Setup of zinc:
Design top_level, start of the top module:
module top_level(f1,f2,p,in_1,in_2,out,clk,clk2);
input [7:0]in_1, in_2;
input clk;
input clk2;
input [15:0]p;   
input [15:0]f1,f2;  
output [15:0]out;
wire [15:0]a,b;
wire [15:0]r1,r2,r3,r4,r5;
convert inst_1(.float(a), .int8(in_1), .clk(clk));  
convert inst_2(.float(b), .int8(in_2), .clk(clk));
mult inst_3(.B(f1), .C(r1), .A(a), .clk(clk));   
mult inst_4(.B(f2), .C(r2), .A(b), .clk(clk));
main_adder inst_5 (.AA(r1), .BB(r2),.clk(clk), .R_add(r3)); 
mux inst_6(.in1(r4), .in2(p), .sel(clk2), .out(r5));  
main_adder inst_7 (.AA(r3), .BB(r5),.clk(clk), .R_add(r4));  
assign out=r4;
endmodule
make LEC_CHECK=0 ABC_AREA=1 CAP_MARGIN=20 CORE_ASPECT_RATIO=0.5 CORE_MARGIN=9 CORE_UTILIZATION=58 CTS_CLUSTER_DIAMETER=55 MAX_ROUTING_LAYER=met5 MIN_ROUTING_LAYER=met1 PLACE_DENSITY_LB_ADDON=0.0 SETUP_SLACK_MARGIN=-1.91 SLEW_MARGIN=20 finish   # period 20.0 ns
run.sh (not shown) runs the stock make flow with config.mk's settings and CLKGATE_MAP_FILE=.
--- input diff zinc..cedar ---
Settings: swapping 9 for 2 in CORE_MARGIN; swapping 58 for 72 in CORE_UTILIZATION; clearing MAX_ROUTING_LAYER, which used to be met5; swapping 0.0 for 0.28 in PLACE_DENSITY_LB_ADDON; clearing CORE_ASPECT_RATIO, which used to be 0.5; clearing MIN_ROUTING_LAYER, which used to be met1; clearing CTS_CLUSTER_DIAMETER, which used to be 55; clearing SETUP_SLACK_MARGIN, which used to be -1.91; swapping 20.0 for 10.6 in the clock period (ns, I/O delays scaled along).
==> comparison <==
- In cedar the implementation completed, yet the final layout does not meet the checks, the culprit being setup timing.
- zinc and cedar ended up with nearly the same post-route worst hold slack.
- Compared with zinc, average wire per cell in the routed design in cedar increased by more than a quarter.
- On final non-filler cell total, zinc and cedar are neck and neck.
### cedar -> ember
Settings: changing CORE_UTILIZATION from 72 to 16; removing PLACE_DENSITY_LB_ADDON (formerly 0.28); removing ABC_AREA (formerly 1); changing the clock period (ns, I/O delays scaled along) from 10.6 to 13.3.
Findings:
ember: flow completed, timing, DRC and antenna clean. Summary of ember over cedar: via count lower, core utilization before placement went down. Taking cedar as the reference, in ember combined flip-flop and latch cell area down 0.51%; die area higher; synthesized cell count now sits lower; area occupied by multi-input gates now sits higher; arrival time of the worst setup path saw an increase. Looking at final count of negative-setup-slack endpoints, ember sits 30 lower than cedar does. First element of the critical path = inst_2.mantissa[3]$_SDFF_NP0_: cedar; first element of the critical path = inst_1.mantissa[5]$_SDFF_NP0_: ember. cedar → ember: part of the Yosys area used for sequential elements shows a reduction of 0.74 points; cell area after layout shows an increase of about 9%. Looking at top metal layer carrying routed signals, the met5 result is from ember; the met4 one comes from cedar.
Modified inputs, juniper compared to ember
Settings: putting ABC_AREA at 1 where nothing was set; swapping 16 for 71 in CORE_UTILIZATION; putting PLACE_DENSITY at 0.42 where nothing was set; swapping 13.3 for 18.2 in the clock period (ns, I/O delays scaled along).
## What came out
juniper against ember: final design utilization went up 59 points, total routing usage reported by global routing went up 28 points.
Delta(synthesized area, juniper - ember) < 0
Relative to juniper, the following input files were edited for fjord:
Settings: an added CTS_CLUSTER_DIAMETER of 343; an added CTS_CLUSTER_SIZE of 96; a change of CORE_UTILIZATION from 71 to 72; a deleted PLACE_DENSITY that had been 0.42; an added TNS_END_PERCENT of 5; a change of the clock period (ns, I/O delays scaled along) from 18.2 to 7.4.
==> results <==
- The flow for fjord finished, though final verification flagged setup timing.
- fjord — total detailed-routing wirelength 58% higher, juniper as reference
- Relative to juniper, the number of buffers and inverters on the critical path of fjord is lower by 1.
